==> job 1869 <==
==> flow/design.v <==
module i16_mul(
    input signed [15:0] A,
    input signed [15:0] B,
    output signed [31:0] P
);
assign P = A * B;
endmodule
module i18_mul(
    input signed [17:0] A,
    input signed [15:0] B_coef,
    output signed [33:0] P
);
assign P = A * B_coef;
endmodule
module i36_acc(
    input signed [33:0] A,
    input signed [31:0] B,
    input signed [35:0] _Z,
    output signed [35:0] S
);
wire signed [35:0] A_ext = {{2{A[33]}}, A};
wire signed [35:0] B_ext = {{4{B[31]}}, B};
assign S = A_ext + B_ext + _Z;
endmodule
module i36_delay(
    input CLK,
    input RST,
    input signed [35:0] STORE,
    output reg signed [35:0] READ
);
always @ (posedge CLK, negedge RST) begin
    if (!RST) begin
        READ <= 0;
    end else begin
        READ <= STORE;
    end
end
endmodule
module i36_trunc(
    input signed [35:0] A,
    output reg signed [15:0] B_sat,
    output reg signed [17:0] B
);
wire signed [35:0] shifted_inter = (A >>> 14);
wire signed [21:0] shifted = shifted_inter[21:0];
always @(*) begin
    B = $signed(shifted[17:0]);
    if (shifted > 22'sd32767) B_sat = 16'sd32767;
    else if (shifted < -22'sd32768) B_sat = -16'sd32768;
    else B_sat = $signed(shifted[15:0]);
end
endmodule
module i16_biquad(
    input CLK, RST,
    input unsigned [15:0] A,
    output signed [15:0] B,
    input signed [15:0] b_0,
    input signed [15:0] b_1,
    input signed [15:0] b_2,
    input signed [15:0] a_1,
    input signed [15:0] a_2
);
wire signed [17:0] feedback;
wire signed [31:0] P_b0;
wire signed [31:0] P_b1;
wire signed [31:0] P_b2;
wire signed [33:0] P_a1;
wire signed [33:0] P_a2;
wire signed [35:0] S_0;
wire signed [35:0] S_1;
wire signed [35:0] S_2;
wire signed [35:0] Z_0;
wire signed [35:0] Z_1;
i16_mul mul_b0(
    .A(A),
    .B(b_0),
    .P(P_b0)
);
i16_mul mul_b1(
    .A(A),
    .B(b_1),
    .P(P_b1)
);
i16_mul mul_b2(
    .A(A),
    .B(b_2),
    .P(P_b2)
);
i18_mul mul_a1(
    .A(feedback),
    .B_coef(a_1),
    .P(P_a1)
);
i18_mul mul_a2(
    .A(feedback),
    .B_coef(a_2),
    .P(P_a2)
);
i36_acc ACC_0(
    .A(P_a2),
    .B(P_b2),
    ._Z(36'sd0),
    .S(S_0)
);
i36_acc ACC_1(
    .A(P_a1),
    .B(P_b1),
    ._Z(Z_0),
    .S(S_1)
);
i36_acc ACC_2(
    .A(34'sd0),
    .B(P_b0),
    ._Z(Z_1),
    .S(S_2)
);
i36_delay DELAY_0(
    .CLK(CLK),
    .RST(RST),
    .STORE(S_0),
    .READ(Z_0)
);
i36_delay DELAY_1(
    .CLK(CLK),
    .RST(RST),
    .STORE(S_1),
    .READ(Z_1)
);
i36_trunc OUT(
    .A(S_2),
    .B(feedback),
    .B_sat(B)
);
endmodule
==> flow/run.sh <==
#!/bin/bash
# the make line also repeats each setting of config.mk as NAME=value (left out here)
make -C /OpenROAD-flow-scripts/flow DESIGN_CONFIG=/design/flow/config.mk WORK_HOME=/design/flow/orfs CLKGATE_MAP_FILE= finish
==> flow/config.mk <==
export PLATFORM = sky130hd
export DESIGN_NAME = i16_biquad
export DESIGN_NICKNAME = i16_biquad
export VERILOG_FILES = /design/flow/design.v
export SDC_FILE = /design/flow/constraint.sdc
export NUM_CORES = 4
export LEC_CHECK = 0
export CAP_MARGIN = 10
export CELL_PAD_IN_SITES_DETAIL_PLACEMENT = 2
export CORE_ASPECT_RATIO = 1.79
export CORE_MARGIN = 2
export CORE_UTILIZATION = 40
export CTS_CLUSTER_DIAMETER = 335
export CTS_CLUSTER_SIZE = 100
export GPL_TIMING_DRIVEN = 1
export SETUP_SLACK_MARGIN = 2.17
export SLEW_MARGIN = 35
export TNS_END_PERCENT = 45
==> flow/constraint.sdc <==
create_clock -name core_clock -period 10.1 [get_ports {CLK}]
set_input_delay 2.0200 -clock core_clock [delete_from_list [all_inputs] [get_ports {CLK}]]
set_output_delay 2.0200 -clock core_clock [all_outputs]
set_load 0.01 [all_outputs]
==> job 4641 (differences from job 1869) <==
Settings changed: ABC_AREA set to 0, CAP_MARGIN 10 to 20, CELL_PAD_IN_SITES_DETAIL_PLACEMENT 2 to unset, CORE_ASPECT_RATIO 1.79 to 0.5, CTS_CLUSTER_DIAMETER 335 to 393, GPL_TIMING_DRIVEN 1 to unset, PLACE_DENSITY_LB_ADDON set to 0.3, SETUP_SLACK_MARGIN 2.17 to unset, SLEW_MARGIN 35 to 10, TNS_END_PERCENT 45 to 35.
==> flow/constraint.sdc (replaced) <==
create_clock -name core_clock -period 16.0 [get_ports {CLK}]
set_input_delay 3.2000 -clock core_clock [delete_from_list [all_inputs] [get_ports {CLK}]]
set_output_delay 3.2000 -clock core_clock [all_outputs]
set_load 0.01 [all_outputs]
==> job 9356 (differences from job 1869) <==
Settings changed: CAP_MARGIN 10 to 20, CELL_PAD_IN_SITES_DETAIL_PLACEMENT 2 to unset, CORE_ASPECT_RATIO 1.79 to unset, CORE_UTILIZATION 40 to 66, CTS_CLUSTER_DIAMETER 335 to unset, CTS_CLUSTER_SIZE 100 to unset, GPL_TIMING_DRIVEN 1 to unset, SETUP_SLACK_MARGIN 2.17 to unset, SLEW_MARGIN 35 to 20, TNS_END_PERCENT 45 to unset.
==> flow/constraint.sdc (replaced) <==
create_clock -name core_clock -period 13.6 [get_ports {CLK}]
set_input_delay 2.7200 -clock core_clock [delete_from_list [all_inputs] [get_ports {CLK}]]
set_output_delay 2.7200 -clock core_clock [all_outputs]
set_load 0.01 [all_outputs]
==> results <==
Status: job 1869 stopped before the end; job 4641 timing/DRC/antenna clean; job 9356 finished with violations
Stage where the flow stopped: job 1869 global routing; job 4641 -; job 9356 -
Reasons for failing layout checks: job 1869 -; job 4641 -; job 9356 setup timing
Count of nets after finishing: job 1869 -; job 4641 8422; job 9356 8645
Die Outline Area: job 1869 147000 um2; job 4641 147000 um2; job 9356 89400 um2
Bufs w/o clock: job 1869 -; job 4641 501; job 9356 723
Most common cell on crit path: job 1869 -; job 4641 sky130_fd_sc_hd__fa_1; job 9356 sky130_fd_sc_hd__fa_1
Worst hold margin: job 1869 -; job 4641 0.719 ns; job 9356 0.748 ns
Number of non-filler instances in the completed layout: job 1869 -; job 4641 8201; job 9356 7676
# Max-Cap Violations: job 1869 -; job 4641 0; job 9356 0
Standard cell area after detailed placement: job 1869 66100 um2; job 4641 63400 um2; job 9356 64000 um2
Met2 wirelength from detailed routing: job 1869 -; job 4641 68.0 mm; job 9356 75.1 mm
Setup Buffers After CTS: job 1869 144; job 4641 0; job 9356 55
Cell depth of the worst hold path: job 1869 -; job 4641 2; job 9356 2
Area-dominant class: job 1869 -; job 4641 combinational gates; job 9356 combinational gates
Number of max-slew violations in the final report: job 1869 -; job 4641 0; job 9356 0
Post-CTS clock slew at the launch and capture registers of the worst setup and hold paths: job 1869 -; job 4641 0.06 ns; job 9356 0.06 ns
Routed via count: job 1869 -; job 4641 38.9k; job 9356 40.9k

========
==> inputs of exp/zinc <==
RTL: the design.v shown in full above, as it stands there.
export LEC_CHECK = 0
export ABC_AREA = 1
export CAP_MARGIN = 15
export CELL_PAD_IN_SITES_GLOBAL_PLACEMENT = 2
export CORE_ASPECT_RATIO = 0.79
export CORE_MARGIN = 10
export CORE_UTILIZATION = 40
export CTS_CLUSTER_DIAMETER = 329
export CTS_CLUSTER_SIZE = 30
export GPL_ROUTABILITY_DRIVEN = 0
export GPL_TIMING_DRIVEN = 1
export HOLD_SLACK_MARGIN = 0.05
export PLACE_DENSITY = 0.89
export SETUP_SLACK_MARGIN = 0.57
export SLEW_MARGIN = 15
create_clock -name core_clock -period 21.1 [get_ports {CLK}]
run.sh (not shown) runs the stock make flow with config.mk's settings and CLKGATE_MAP_FILE=.
==> inputs of exp/onyx, as changes to exp/zinc <==
ABC_AREA = default   (was 1)
CAP_MARGIN = 20   (was 15)
CELL_PAD_IN_SITES_GLOBAL_PLACEMENT = default   (was 2)
CORE_ASPECT_RATIO = default   (was 0.79)
CORE_MARGIN = 2   (was 10)
CORE_UTILIZATION = 65   (was 40)
CTS_CLUSTER_DIAMETER = default   (was 329)
CTS_CLUSTER_SIZE = default   (was 30)
GPL_ROUTABILITY_DRIVEN = default   (was 0)
GPL_TIMING_DRIVEN = default   (was 1)
HOLD_SLACK_MARGIN = default   (was 0.05)
MAX_ROUTING_LAYER = met4   (was default)
PLACE_DENSITY = default   (was 0.89)
SETUP_SLACK_MARGIN = default   (was 0.57)
SLEW_MARGIN = 20   (was 15)
==> flow/constraint.sdc (replaced) <==
create_clock -name core_clock -period 13.6 [get_ports {CLK}]
set_input_delay 2.7200 -clock core_clock [delete_from_list [all_inputs] [get_ports {CLK}]]
set_output_delay 2.7200 -clock core_clock [all_outputs]
set_load 0.01 [all_outputs]
==> inputs of exp/tundra, as changes to exp/zinc <==
CAP_MARGIN = 0   (was 15)
CELL_PAD_IN_SITES_GLOBAL_PLACEMENT = default   (was 2)
CORE_ASPECT_RATIO = default   (was 0.79)
CORE_MARGIN = 2   (was 10)
CORE_UTILIZATION = 72   (was 40)
CTS_CLUSTER_DIAMETER = 373   (was 329)
CTS_CLUSTER_SIZE = 100   (was 30)
GPL_ROUTABILITY_DRIVEN = default   (was 0)
GPL_TIMING_DRIVEN = default   (was 1)
HOLD_SLACK_MARGIN = default   (was 0.05)
PLACE_DENSITY = 0.4   (was 0.89)
SETUP_SLACK_MARGIN = -0.58   (was 0.57)
SLEW_MARGIN = 20   (was 15)
==> flow/constraint.sdc (replaced) <==
create_clock -name core_clock -period 5.8 [get_ports {CLK}]
set_input_delay 1.1600 -clock core_clock [delete_from_list [all_inputs] [get_ports {CLK}]]
set_output_delay 1.1600 -clock core_clock [all_outputs]
set_load 0.01 [all_outputs]
==> inputs of exp/umber, as changes to exp/zinc <==
ABC_AREA = default   (was 1)
CAP_MARGIN = 20   (was 15)
CELL_PAD_IN_SITES_GLOBAL_PLACEMENT = default   (was 2)
CORE_ASPECT_RATIO = default   (was 0.79)
CORE_MARGIN = 2   (was 10)
CORE_UTILIZATION = 72   (was 40)
CTS_CLUSTER_DIAMETER = 27   (was 329)
CTS_CLUSTER_SIZE = 25   (was 30)
GPL_ROUTABILITY_DRIVEN = default   (was 0)
GPL_TIMING_DRIVEN = default   (was 1)
HOLD_SLACK_MARGIN = default   (was 0.05)
PLACE_DENSITY = default   (was 0.89)
PLACE_DENSITY_LB_ADDON = 0.25   (was default)
SETUP_SLACK_MARGIN = default   (was 0.57)
SLEW_MARGIN = 20   (was 15)
==> flow/constraint.sdc (replaced) <==
create_clock -name core_clock -period 16.0 [get_ports {CLK}]
set_input_delay 3.2000 -clock core_clock [delete_from_list [all_inputs] [get_ports {CLK}]]
set_output_delay 3.2000 -clock core_clock [all_outputs]
set_load 0.01 [all_outputs]
==> qor.csv <==
metric,value,unit
dr_wl_met3,17390,um
crit_end,DELAY_1.READ[29],
status,timing/DRC/antenna clean,
syn_avg_cell_area,8.553,sq um
aoi_share,0.02020,
dpl.cell_count,8733,
inverters,2309,
grt_usage,0.2263,
taps,1953,
yosys.area_share.simple,0.1239,
buf_share,0.02766,
-- figures above: exp/zinc

==> qor.csv <==
metric,value,unit
status,"complete, but fails checks",
violations,setup timing,
cp-end-kind,flop,
aoi_share,0.03103,
tool_warnings,35,
setup_viol,42,
taps,1165,
fin_ws,-1.152,ns
grt_usage,0.3613,
crit_end,DELAY_0.READ[28],
via_per_inst,5.291,
dpl.cell_count,7554,
final_antenna_net_count,0,
inverters,1832,
syn_avg_cell_area,9.569,sq um
yosys.area_share.simple,0.1295,
final_core_util,0.7638,
drc,0,
critPathRequiredTime,13.88,ns
-- figures above: exp/onyx

==> qor.csv <==
metric,value,unit
crit_end,DELAY_0.READ[34],
syn_avg_cell_area,9.569,sq um
holdWs,0.6895,ns
dpl.cell_count,7210,
top_layer_used,met5,
status,timing/DRC/antenna clean,
yosys.area_share.simple,0.1295,
dr_wl_met3,11940,um
hold_violations,0,
via_count,40920,
grt_usage,0.3755,
taps,1050,
cts_inserted_buffers,9,
inverters,1832,
-- figures above: exp/umber

==> qor.csv <==
metric,value,unit
violations,setup timing,
inverters,2310,
buf_share,0.1255,
yosys.area_share.simple,0.1239,
fin_ws,-8.212,ns
aoi_share,0.02020,
taps,1060,
setup_viol,87,
status,"complete, but fails checks",
crit_end,DELAY_1.READ[35],
-- figures above: exp/tundra


========
==> run Y: inputs <==
Starts from the design.v that is shown in full above.
clock: 16.0 ns
lec_check: 0
abc_area: 1
cap_margin: 20
core_margin: 2
core_utilization: 40
cts_cluster_diameter: 227
cts_cluster_size: 100
place_density_lb_addon: 0.3
slew_margin: 10
tns_end_percent: 35
==> run C (differences from run Y) <==
==> flow/config.mk (replaced) <==
export PLATFORM = sky130hd
export DESIGN_NAME = i16_biquad
export DESIGN_NICKNAME = i16_biquad
export VERILOG_FILES = /design/flow/design.v
export SDC_FILE = /design/flow/constraint.sdc
export NUM_CORES = 4
export LEC_CHECK = 0
export CAP_MARGIN = 20
export CORE_MARGIN = 2
export CORE_UTILIZATION = 72
export CTS_CLUSTER_DIAMETER = 27
export PLACE_DENSITY_LB_ADDON = 0.27
export SLEW_MARGIN = 20
export TNS_END_PERCENT = 5
==> qor.txt <==
Yosys chip area - 0.0575 sq mm
Final Util - 78.9%
Mean Syn Cell Area - 9.57 sq um
GR Layer Usage met2 - 63.6%
status - timing/DRC/antenna clean
Levels on crit path - 50
Multi-In Gates - 3878
clock buffers - 12
vias in the first global route - 47274
Placer Congestion - 0.945
Adder Area Share - 65.5%
logic area - 0.0485 sq mm
-- figures above: run C

==> qor.txt <==
status - timing/DRC/antenna clean
Final Util - 43.5%
logic area - 0.0470 sq mm
vias in the first global route - 48236
Yosys chip area - 0.0585 sq mm
Placer Congestion - 0.942
Multi-In Gates - 4199
-- figures above: run Y


========
==> branch nickel <==
RTL: the design.v shown in full above, as it stands there.
Settings: LEC_CHECK=0, ABC_AREA=0, CAP_MARGIN=5, CORE_ASPECT_RATIO=0.94, CORE_MARGIN=2, CORE_UTILIZATION=72, CTS_CLUSTER_SIZE=76, GPL_ROUTABILITY_DRIVEN=1, GPL_TIMING_DRIVEN=1, HOLD_SLACK_MARGIN=-0.08, PLACE_DENSITY=0.66, SETUP_SLACK_MARGIN=2.01, SLEW_MARGIN=20, TNS_END_PERCENT=80; clock period 11.1 ns.
==> inputs of branch indigo, as changes to branch nickel <==
- ABC_AREA: 0 -> default
- CAP_MARGIN: 5 -> 20
- CORE_ASPECT_RATIO: 0.94 -> default
- CORE_UTILIZATION: 72 -> 28
- CTS_CLUSTER_SIZE: 76 -> default
- GPL_ROUTABILITY_DRIVEN: 1 -> default
- GPL_TIMING_DRIVEN: 1 -> default
- HOLD_SLACK_MARGIN: -0.08 -> default
- PLACE_DENSITY: 0.66 -> default
- SETUP_SLACK_MARGIN: 2.01 -> default
- TNS_END_PERCENT: 80 -> default
==> flow/constraint.sdc (replaced) <==
create_clock -name core_clock -period 17.1 [get_ports {CLK}]
set_input_delay 3.4200 -clock core_clock [delete_from_list [all_inputs] [get_ports {CLK}]]
set_output_delay 3.4200 -clock core_clock [all_outputs]
set_load 0.01 [all_outputs]
==> comparison <==
Of branch indigo and branch nickel, branch nickel has the higher utilization (gap 56 points). Between branch nickel and branch indigo, the lower via count is in branch indigo (gap about 10%, measured against branch indigo). Between branch nickel and branch indigo, the lower global-route usage is in branch indigo (gap 24 points). Between branch indigo and branch nickel, the lower clock skew is in branch nickel (gap 0.0016 ns). Between branch nickel and branch indigo, the lower first-iteration DRC count is in branch indigo (gap 45%, measured against branch indigo). Synthesized area is the same in branch indigo and branch nickel. Critical path depth is the same in branch indigo and branch nickel. In flip-flop count, branch nickel and branch indigo do not differ. Branch nickel reached the layout checks and failed them: setup timing. Branch indigo completed without violations. Hold slack: branch nickel is higher than branch indigo (0.057 ns). Non-clock buffer count: branch indigo is lower than branch nickel (594).
==> figures <==
quantity                                                  branch nickel   branch indigo
Run status                                              failed layout checks  finished clean
Reasons for failing layout checks                          setup timing               -
Via density per instance                                           5.59            4.48
Chip width                                                       295 um          457 um
Number of filler instances in the final layout                    4,236          21,300
Met1 layer usage reported by global route                         52.3%           20.3%
Relative slew slack                                               29.3%           26.5%
Count of vias placed by the detailed router                      43,100          39,100
Slew @ Worst Pin                                                1.06 ns         1.10 ns
Worst hold margin                                              0.728 ns        0.671 ns
Area occupied by multi-input gates                         50,700 sq um    48,200 sq um
Setup Total Neg Slack                                        -163.27 ns            0 ns
Post-route core utilization                                       86.5%           30.7%
Critical Path Start                                             b_0[12]         b_0[10]
Post-Route M1 WL                                              56,100 um       63,400 um
Routed wire length per instance                                 20.8 um         18.1 um
Routed length on met2                                         79,000 um       80,100 um
Instance count after placement with tap cells included            7,517           8,699
HPWL reported at the end of detailed placement               126,000 um      134,000 um
Worst-case clock skew                                         0.0136 ns       0.0153 ns
